==> run M: inputs <==
// mips
module mips(clk, rstb, mem_wr_data, mem_addr, mem_rd_data, mem_wr_ena, PC);
export LEC_CHECK = 0
export ABC_AREA = 1
export CAP_MARGIN = 20
export CORE_MARGIN = 2
export CORE_UTILIZATION = 72
export CTS_CLUSTER_SIZE = 90
export PLACE_DENSITY = 0.65
export SLEW_MARGIN = 40
create_clock -name core_clock -period 5.23 [get_ports {clk}]
run.sh (not shown) runs the stock make flow with config.mk's settings and CLKGATE_MAP_FILE=.
==> run F: changes against run M <==
Settings changed: ABC_AREA 1 to unset, CORE_UTILIZATION 72 to 58, CTS_CLUSTER_SIZE 90 to unset, PLACE_DENSITY 0.65 to 0.6, SETUP_SLACK_MARGIN set to 1.35, SLEW_MARGIN 40 to 20, TNS_END_PERCENT set to 5.
==> flow/constraint.sdc (replaced) <==
create_clock -name core_clock -period 7.25 [get_ports {clk}]
set_input_delay 1.4500 -clock core_clock [delete_from_list [all_inputs] [get_ports {clk}]]
set_output_delay 1.4500 -clock core_clock [all_outputs]
set_load 0.01 [all_outputs]
==> run E: changes against run M <==
Settings changed: ABC_AREA 1 to unset, CORE_ASPECT_RATIO set to 0.96, CORE_UTILIZATION 72 to 50, CTS_CLUSTER_DIAMETER set to 157, CTS_CLUSTER_SIZE 90 to unset, GPL_ROUTABILITY_DRIVEN set to 0, HOLD_SLACK_MARGIN set to 0.14, MAX_ROUTING_LAYER set to met4, PLACE_DENSITY 0.65 to 0.93, SLEW_MARGIN 40 to 20.
==> flow/constraint.sdc (replaced) <==
create_clock -name core_clock -period 11.1 [get_ports {clk}]
set_input_delay 2.2200 -clock core_clock [delete_from_list [all_inputs] [get_ports {clk}]]
set_output_delay 2.2200 -clock core_clock [all_outputs]
set_load 0.01 [all_outputs]
==> comparison <==
- Run E died in global routing. Run M never finished: it broke off in global routing. Run F completed, yet does not pass: negative setup slack.
- Against run E, the synthesized cell count of run M is larger by 33%.
- Die size, lowest first: run M, run F, run E.
- In synthesized area, run F and run E do not differ.


==> run a <==
mips again, from the RTL that the note above started with.
Settings: LEC_CHECK=0, CAP_MARGIN=40, CELL_PAD_IN_SITES_DETAIL_PLACEMENT=1, CORE_ASPECT_RATIO=0.74, CORE_MARGIN=8, CORE_UTILIZATION=19, CTS_CLUSTER_DIAMETER=216, CTS_CLUSTER_SIZE=79, GPL_ROUTABILITY_DRIVEN=1, GPL_TIMING_DRIVEN=0, HOLD_SLACK_MARGIN=0.11, MAX_ROUTING_LAYER=met4, MIN_ROUTING_LAYER=met2, PLACE_DENSITY_LB_ADDON=0.08, SLEW_MARGIN=5, TNS_END_PERCENT=80; clock period 7.24 ns.
==> run b: changes against run a <==
- ABC_AREA: default -> 1
- CAP_MARGIN: 40 -> 15
- CELL_PAD_IN_SITES_DETAIL_PLACEMENT: 1 -> default
- CORE_MARGIN: 8 -> 2
- CORE_UTILIZATION: 19 -> 72
- CTS_CLUSTER_DIAMETER: 216 -> 379
- GPL_ROUTABILITY_DRIVEN: 1 -> default
- GPL_TIMING_DRIVEN: 0 -> 1
- MAX_ROUTING_LAYER: met4 -> default
- MIN_ROUTING_LAYER: met2 -> default
- PLACE_DENSITY_LB_ADDON: 0.08 -> default
- SETUP_SLACK_MARGIN: default -> -0.32
- SLEW_MARGIN: 5 -> 10
- TNS_END_PERCENT: 80 -> 85
==> flow/constraint.sdc (replaced) <==
create_clock -name core_clock -period 5.57 [get_ports {clk}]
set_input_delay 1.1140 -clock core_clock [delete_from_list [all_inputs] [get_ports {clk}]]
set_output_delay 1.1140 -clock core_clock [all_outputs]
set_load 0.01 [all_outputs]
==> run c: changes against run a <==
- ABC_AREA: default -> 0
- CAP_MARGIN: 40 -> 20
- CORE_ASPECT_RATIO: 0.74 -> 0.66
- CORE_MARGIN: 8 -> 2
- CORE_UTILIZATION: 19 -> 49
- CTS_CLUSTER_DIAMETER: 216 -> 296
- CTS_CLUSTER_SIZE: 79 -> default
- GPL_ROUTABILITY_DRIVEN: 1 -> 0
- GPL_TIMING_DRIVEN: 0 -> default
- HOLD_SLACK_MARGIN: 0.11 -> default
- PLACE_DENSITY: default -> 0.91
- PLACE_DENSITY_LB_ADDON: 0.08 -> default
- SETUP_SLACK_MARGIN: default -> 3.33
- SLEW_MARGIN: 5 -> 20
- TNS_END_PERCENT: 80 -> default
==> flow/constraint.sdc (replaced) <==
create_clock -name core_clock -period 16.4 [get_ports {clk}]
set_input_delay 3.2800 -clock core_clock [delete_from_list [all_inputs] [get_ports {clk}]]
set_output_delay 3.2800 -clock core_clock [all_outputs]
set_load 0.01 [all_outputs]
==> Changelog: implementation <==
### Physical design

- Met3 Resource Use GR: between 60% and 70%
- First Err: [ERROR GRT-0116] Global routing finished with congestion. Check the congestion regions in the DRC Viewer.
- Outcome: aborted with a tool error
- Die area: about 540000 sq um
- Failing step: global routing (5_1_grt)
Source of the figures above: run a

==> Changelog: implementation <==
### Physical design

- First Err: [ERROR GRT-0116] Global routing finished with congestion. Check the congestion regions in the DRC Viewer.
- Outcome: aborted with a tool error
- Failing step: global routing (5_1_grt)
- Die area: between 200000 and 250000 sq um
Source of the figures above: run c

==> Changelog: implementation <==
### Physical design

- Outcome: aborted with a tool error
- Failing step: global routing (5_1_grt)
- First Err: [ERROR GRT-0232] Routing congestion too high. Check the congestion heatmap in the GUI.
- Mapped Avg Cell Area: approximately 8.6 sq um
- Die area: between 100000 and 150000 sq um
- Met3 Resource Use GR: approximately 64%
- Top-area cell share: 32.1%
- Core Box Area: 132000 sq um
Source of the figures above: run b



==> inputs of v5 <==
Starting RTL as in the previous note.
Settings: LEC_CHECK=0, CAP_MARGIN=20, CORE_MARGIN=2, CORE_UTILIZATION=66, CTS_CLUSTER_DIAMETER=123, MAX_ROUTING_LAYER=met4, PLACE_DENSITY=0.6, SLEW_MARGIN=20; clock period 8.99 ns.
==> v4 (differences from v5) <==
CORE_UTILIZATION = 58   (was 66)
CTS_CLUSTER_DIAMETER = default   (was 123)
MAX_ROUTING_LAYER = default   (was met4)
PLACE_DENSITY = default   (was 0.6)
SETUP_SLACK_MARGIN = 1.64   (was default)
TNS_END_PERCENT = 5   (was default)
==> flow/constraint.sdc (replaced) <==
create_clock -name core_clock -period 7.14 [get_ports {clk}]
set_input_delay 1.4280 -clock core_clock [delete_from_list [all_inputs] [get_ports {clk}]]
set_output_delay 1.4280 -clock core_clock [all_outputs]
set_load 0.01 [all_outputs]
==> v35 (differences from v5) <==
ABC_AREA = 1   (was default)
CORE_UTILIZATION = 72   (was 66)
CTS_CLUSTER_DIAMETER = 373   (was 123)
CTS_CLUSTER_SIZE = 42   (was default)
MAX_ROUTING_LAYER = default   (was met4)
PLACE_DENSITY = 0.65   (was 0.6)
SLEW_MARGIN = 5   (was 20)
==> flow/constraint.sdc (replaced) <==
create_clock -name core_clock -period 5.23 [get_ports {clk}]
set_input_delay 1.0460 -clock core_clock [delete_from_list [all_inputs] [get_ports {clk}]]
set_output_delay 1.0460 -clock core_clock [all_outputs]
set_load 0.01 [all_outputs]
==> v26 (differences from v5) <==
CAP_MARGIN = 15   (was 20)
CORE_ASPECT_RATIO = 0.74   (was default)
CORE_UTILIZATION = 68   (was 66)
CTS_CLUSTER_DIAMETER = 74   (was 123)
CTS_CLUSTER_SIZE = 34   (was default)
GPL_TIMING_DRIVEN = 1   (was default)
MAX_ROUTING_LAYER = default   (was met4)
PLACE_DENSITY = default   (was 0.6)
SETUP_SLACK_MARGIN = 0.86   (was default)
TNS_END_PERCENT = 65   (was default)
==> flow/constraint.sdc (replaced) <==
create_clock -name core_clock -period 11.5 [get_ports {clk}]
set_input_delay 2.3000 -clock core_clock [delete_from_list [all_inputs] [get_ports {clk}]]
set_output_delay 2.3000 -clock core_clock [all_outputs]
set_load 0.01 [all_outputs]
==> notes.md <==
run results: setup bufs post-CTS=around 180, HPWL Detailed=307000 um, TritonCTS Buffers=34, pre-CTS setup slack=-6730 ps, biggest area cells=edfxtp_1 32%, ha_1 23%, nor2_1 8.6%, o21ai_0 6.4%, nand2_1 4.3%, Area leader share=about a third, status=aborted with a tool error, First Err=[ERROR GRT-0116] Global routing finished with congestion. Check the congestion regions in the DRC Viewer., GPL Wtd Cong=1.19, CTS H-tree depth=2, area fraction in xor and xnor cells=less than 1%, Post-Syn Area=95700 sq um, stopping stage=global routing (5_1_grt), Die Y=approximately 370 um, Area after DPL=around 110000 sq um
The numbers above come from v35.

==> notes.md <==
run results: biggest area cells=edfxtp_1 31%, ha_1 22%, mux4_2 16%, nor2_1 5.4%, dfxtp_1 3.6%, CTS H-tree depth=2, HPWL Detailed=approximately 350000 um, TritonCTS Buffers=~50, Post-Syn Area=~98000 sq um, Area leader share=roughly a third, pre-CTS setup slack=-458 ps, status=aborted with a tool error, area fraction in xor and xnor cells=0.331%, GPL Wtd Cong=between 1 and 1.5, First Err=[ERROR GRT-0116] Global routing finished with congestion. Check the congestion regions in the DRC Viewer., Area after DPL=104000 sq um, setup bufs post-CTS=around 76, stopping stage=global routing (5_1_grt)
The numbers above come from v26.

==> notes.md <==
run results: Area leader share=a little under a third, area fraction in xor and xnor cells=less than 1%, Die Y=about 390 um, status=aborted with a tool error, setup bufs post-CTS=71, biggest area cells=edfxtp_1 31%, ha_1 22%, mux4_2 16%, nor2_1 5.4%, dfxtp_1 3.6%, met2 Use GR=a little over nine tenths, First Err=[ERROR GRT-0116] Global routing finished with congestion. Check the congestion regions in the DRC Viewer., TritonCTS Buffers=about 110, pre-CTS setup slack=-2640 ps, CTS H-tree depth=3, HPWL Detailed=roughly 340000 um, stopping stage=global routing (5_1_grt)
The numbers above come from v5.

==> notes.md <==
run metrics: status=failed layout checks, SO Viols=negative setup slack, Area leader share=between 30% and 40%, worst-margin pin slew=about 1200 ps, setup bufs post-CTS=~57, sequential share of cell area=29.3%, pre-CTS setup slack=-4570 ps, Crit. path cell count=approximately 58, HPWL Detailed=305000 um, termination of the worst setup path=PC[9], Mapped Avg Cell Area=roughly 12 sq um, Post-Syn Area=97900 sq um, tool warning count=around 130, PortBufs=about 130, biggest area cells=edfxtp_1 31%, ha_1 22%, mux4_2 16%, nor2_1 5.4%, dfxtp_1 3.6%, final core utilization=69.8%, CP max stage delay=around 590 ps, slack of the critical path=-4030 ps, GPL Wtd Cong=around 1.1, Final setup viols=about 64, Area after DPL=approximately 110000 sq um, CTS H-tree depth=3
The numbers above come from v4.

